==> v3: inputs <==
==> flow/design.v <==
`timescale 1ns / 1ps
module awstm(
        pps,
        tevt,
        evt,
        rst_n,
        clk
    );
    input pps;
    input [31:0] tevt;
    output [31:0] evt;
    input rst_n;
    input clk;
    reg r_pps, r_awspps;
    reg [26:0] r_tcyc;       
    reg [26:0] r_td;         
    reg [30:0] r_awstm;      
    reg [30:0] r_tmev_next;  
    reg [31:0] r_set_tmev;  
    reg [10:0] r_tcor;       
    reg [10:0] r_tcor_max;   
    reg r_pps_lock;          
    wire evt_pps;            
    parameter [26:0] p_cyc_per_sec  = 27'd9_999;   
    parameter [26:0] p_pps_to       = 27'd14_999;  
    parameter [30:0] p_awstm_max    = 31'd99_999;   
    assign evt = r_set_tmev;
    assign evt_pps = pps & ~r_pps;
    wire [26:0] td_abs;
    wire [25:0] tmp1_td_abs;
    wire [25:0] tmp2_td_abs;
    wire [10:0] tmp_tcor_max;
    assign td_abs = (r_td[26] ? (~r_td + 17'd1): r_td);
    genvar i;
    assign tmp1_td_abs[25] = td_abs[25];  
    generate 
        for(i = 24; i >= 0; i=i-1) begin :g_tmp1_td_abs
            assign tmp1_td_abs[i] = td_abs[i+1] | td_abs[i];  
        end 
    endgenerate
    assign tmp2_td_abs[25] = tmp1_td_abs[25];
    generate
        for(i = 24; i >= 0; i=i-1) begin: g_tmp2_td_abs
            assign tmp2_td_abs[i] = tmp1_td_abs[i+1] ^ tmp1_td_abs[i];
        end
    endgenerate
    assign tmp_tcor_max[2:0] = 3'b000;
    generate 
        for(i = 0; i < 7; i=i+1) begin: g_tmp_tcor_max
            assign tmp_tcor_max[i+3] = tmp2_td_abs[25-i]; 
        end
    endgenerate
    assign tmp_tcor_max[10] = (tmp1_td_abs[20] & !tmp2_td_abs[20] ? 1'b0 : 1'b1); 
    always @(posedge clk or negedge rst_n) begin
        if(rst_n == 1'b0) begin
            r_pps <= 1'b0;
            r_awspps <= 1'b0;
            r_pps_lock <= 1'b0;
            r_tcyc <= 27'd0;
            r_td <= 27'd0;
            r_tcor <= 11'd0;
            r_tcor_max <= 11'd1024;
            r_awstm <= 31'd0;
            r_tmev_next <= 31'd0;
            r_set_tmev <= 32'd0;
        end else begin
            r_pps <= pps;
            r_tcyc <= r_tcyc + 1;
            r_tcor_max <= tmp_tcor_max;
            if(r_tcor >= r_tcor_max) begin
                r_tcor <= 10'd0;
            end else begin
                r_tcor <= r_tcor + 1;
            end
            if(r_tcyc == p_cyc_per_sec) begin
                r_awspps <= 1'b1;
            end else begin
                r_awspps <= 1'b0;
            end
            if(evt_pps) begin
                r_pps_lock <= 1'b1;
                r_tcyc <= 27'd0;
                r_td <= r_td + p_cyc_per_sec + ~r_tcyc + 27'd1;
            end else begin
                if(r_tcyc == p_pps_to) begin  
                    r_pps_lock <= 1'b0;
                    r_tcyc <= (p_pps_to - p_cyc_per_sec);     
                end                
            end
            if(r_awstm >= p_awstm_max) begin
                r_awstm <= 31'd0;
            end else begin
                if(r_tcor == r_tcor_max) begin
                    if(r_td[26]) begin  
                        r_awstm <= r_awstm;
                        r_td <= r_td + 27'd1;
                    end else begin  
                        r_awstm <= r_awstm + 31'd2;
                        r_td <= r_td - 27'd1;
                    end
                end else begin
                    r_awstm <= r_awstm + 31'd1;
                end
            end
            if(r_tmev_next == r_awstm || (r_tmev_next + 31'd1) == r_awstm) begin
                r_set_tmev <= {r_pps_lock, r_awstm};
                r_tmev_next <= r_tmev_next + tevt;
            end
            if(r_tmev_next > p_awstm_max) begin
                r_tmev_next <= r_tmev_next + ~p_awstm_max + 31'd1;
            end             
        end
    end
endmodule
==> flow/run.sh <==
#!/bin/bash
# the make line also repeats each setting of config.mk as NAME=value (left out here)
make -C /OpenROAD-flow-scripts/flow DESIGN_CONFIG=/design/flow/config.mk WORK_HOME=/design/flow/orfs CLKGATE_MAP_FILE= finish
==> flow/config.mk <==
export PLATFORM = sky130hd
export DESIGN_NAME = awstm
export DESIGN_NICKNAME = awstm
export VERILOG_FILES = /design/flow/design.v
export SDC_FILE = /design/flow/constraint.sdc
export NUM_CORES = 4
export LEC_CHECK = 0
export ABC_AREA = 1
export CAP_MARGIN = 20
export CELL_PAD_IN_SITES_GLOBAL_PLACEMENT = 0
export CORE_ASPECT_RATIO = 1.06
export CORE_MARGIN = 2
export CORE_UTILIZATION = 68
export CTS_CLUSTER_SIZE = 52
export GPL_TIMING_DRIVEN = 1
export MIN_ROUTING_LAYER = met1
export SETUP_SLACK_MARGIN = 0.08
export SLEW_MARGIN = 10
==> flow/constraint.sdc <==
create_clock -name core_clock -period 3.11 [get_ports {clk}]
set_input_delay 0.6220 -clock core_clock [delete_from_list [all_inputs] [get_ports {clk}]]
set_output_delay 0.6220 -clock core_clock [all_outputs]
set_load 0.01 [all_outputs]
==> v24: changes against v3 <==
CELL_PAD_IN_SITES_GLOBAL_PLACEMENT = default   (was 0)
CORE_ASPECT_RATIO = default   (was 1.06)
CORE_UTILIZATION = 72   (was 68)
CTS_CLUSTER_DIAMETER = 235   (was default)
CTS_CLUSTER_SIZE = 85   (was 52)
GPL_TIMING_DRIVEN = default   (was 1)
MIN_ROUTING_LAYER = default   (was met1)
PLACE_DENSITY_LB_ADDON = 0.2   (was default)
SETUP_SLACK_MARGIN = default   (was 0.08)
SLEW_MARGIN = 20   (was 10)
==> flow/constraint.sdc (replaced) <==
create_clock -name core_clock -period 5.86 [get_ports {clk}]
set_input_delay 1.1720 -clock core_clock [delete_from_list [all_inputs] [get_ports {clk}]]
set_output_delay 1.1720 -clock core_clock [all_outputs]
set_load 0.01 [all_outputs]
==> v34: changes against v3 <==
ABC_AREA = default   (was 1)
CELL_PAD_IN_SITES_GLOBAL_PLACEMENT = default   (was 0)
CORE_ASPECT_RATIO = default   (was 1.06)
CORE_UTILIZATION = 70   (was 68)
CTS_CLUSTER_SIZE = default   (was 52)
GPL_TIMING_DRIVEN = default   (was 1)
HOLD_SLACK_MARGIN = -0.1   (was default)
MIN_ROUTING_LAYER = default   (was met1)
SETUP_SLACK_MARGIN = default   (was 0.08)
SLEW_MARGIN = 20   (was 10)
==> flow/constraint.sdc (replaced) <==
create_clock -name core_clock -period 3.2 [get_ports {clk}]
set_input_delay 0.6400 -clock core_clock [delete_from_list [all_inputs] [get_ports {clk}]]
set_output_delay 0.6400 -clock core_clock [all_outputs]
set_load 0.01 [all_outputs]
==> summary of the runs <==
- v24 passed the timing, DRC and antenna checks. v34 finished but fails on setup timing. v3 produced a clean layout.
- Clock-buffer cell count, lowest first: v3, v34, v24.
- Combinational power: v34 > v3 > v24.
- Critical path depth: v34 is higher than v3 (3).
- Between v24 and v34, the lower synthesized cell count is in v34 (gap about 50%, measured against v34).
- Clock skew, lowest first: v34, v3, v24.
- Register-to-register slack: v34 < v3 < v24.
- Of v24 and v3, v3 has the higher sequential power (gap 46%, measured against v3).
- Die size, highest first: v3, v24, v34.
- The lowest worst hold slack belongs to v3, the highest to v24.
==> figures <==
quantity	v24	v3	v34
OpenROAD warnings	28	30	34
Synthesized-area fraction occupied by adder cells	10.2%	10.2%	11.5%
Setup tns final	0 ps	0 ps	-1560 ps
Worst R2R Start	r_tmev_next[25]	r_tcyc[21]	r_tmev_next[9]
Outcome	finished clean	finished clean	failed layout checks
Violated checks	-	-	setup timing
Combinational logic power	3.79 mW	7.08 mW	10.9 mW
1st-iter DRT viols	1588	1297	1234
Ratio of routed vias to standard cells	6.11	5.90	6.58
Met2 wire length	22.6 mm	22.4 mm	20.4 mm
# rows	53	56	51
Arrival time reported for the critical path endpoint	4400 ps	3220 ps	3670 ps
Cell count along the critical path	15	11	14
Met2 Usage GRT	72.9%	67.6%	66.7%
Register clock-pin slew on the reported worst setup and hold paths	70 ps	80 ps	80 ps
Slowest cell on the critical path	o21ai_0	dfrtp_1	dfrtp_1
Die x size	150 microns	150 microns	144 microns
Count of vias placed by the detailed router	16500	16200	13500
Leakage Power	8.51 nW	8.67 nW	7.31 nW
Met1 Resource Use GR	45.3%	42.6%	45.3%
No activity file was given, so power comes from the tool's default toggle rates.
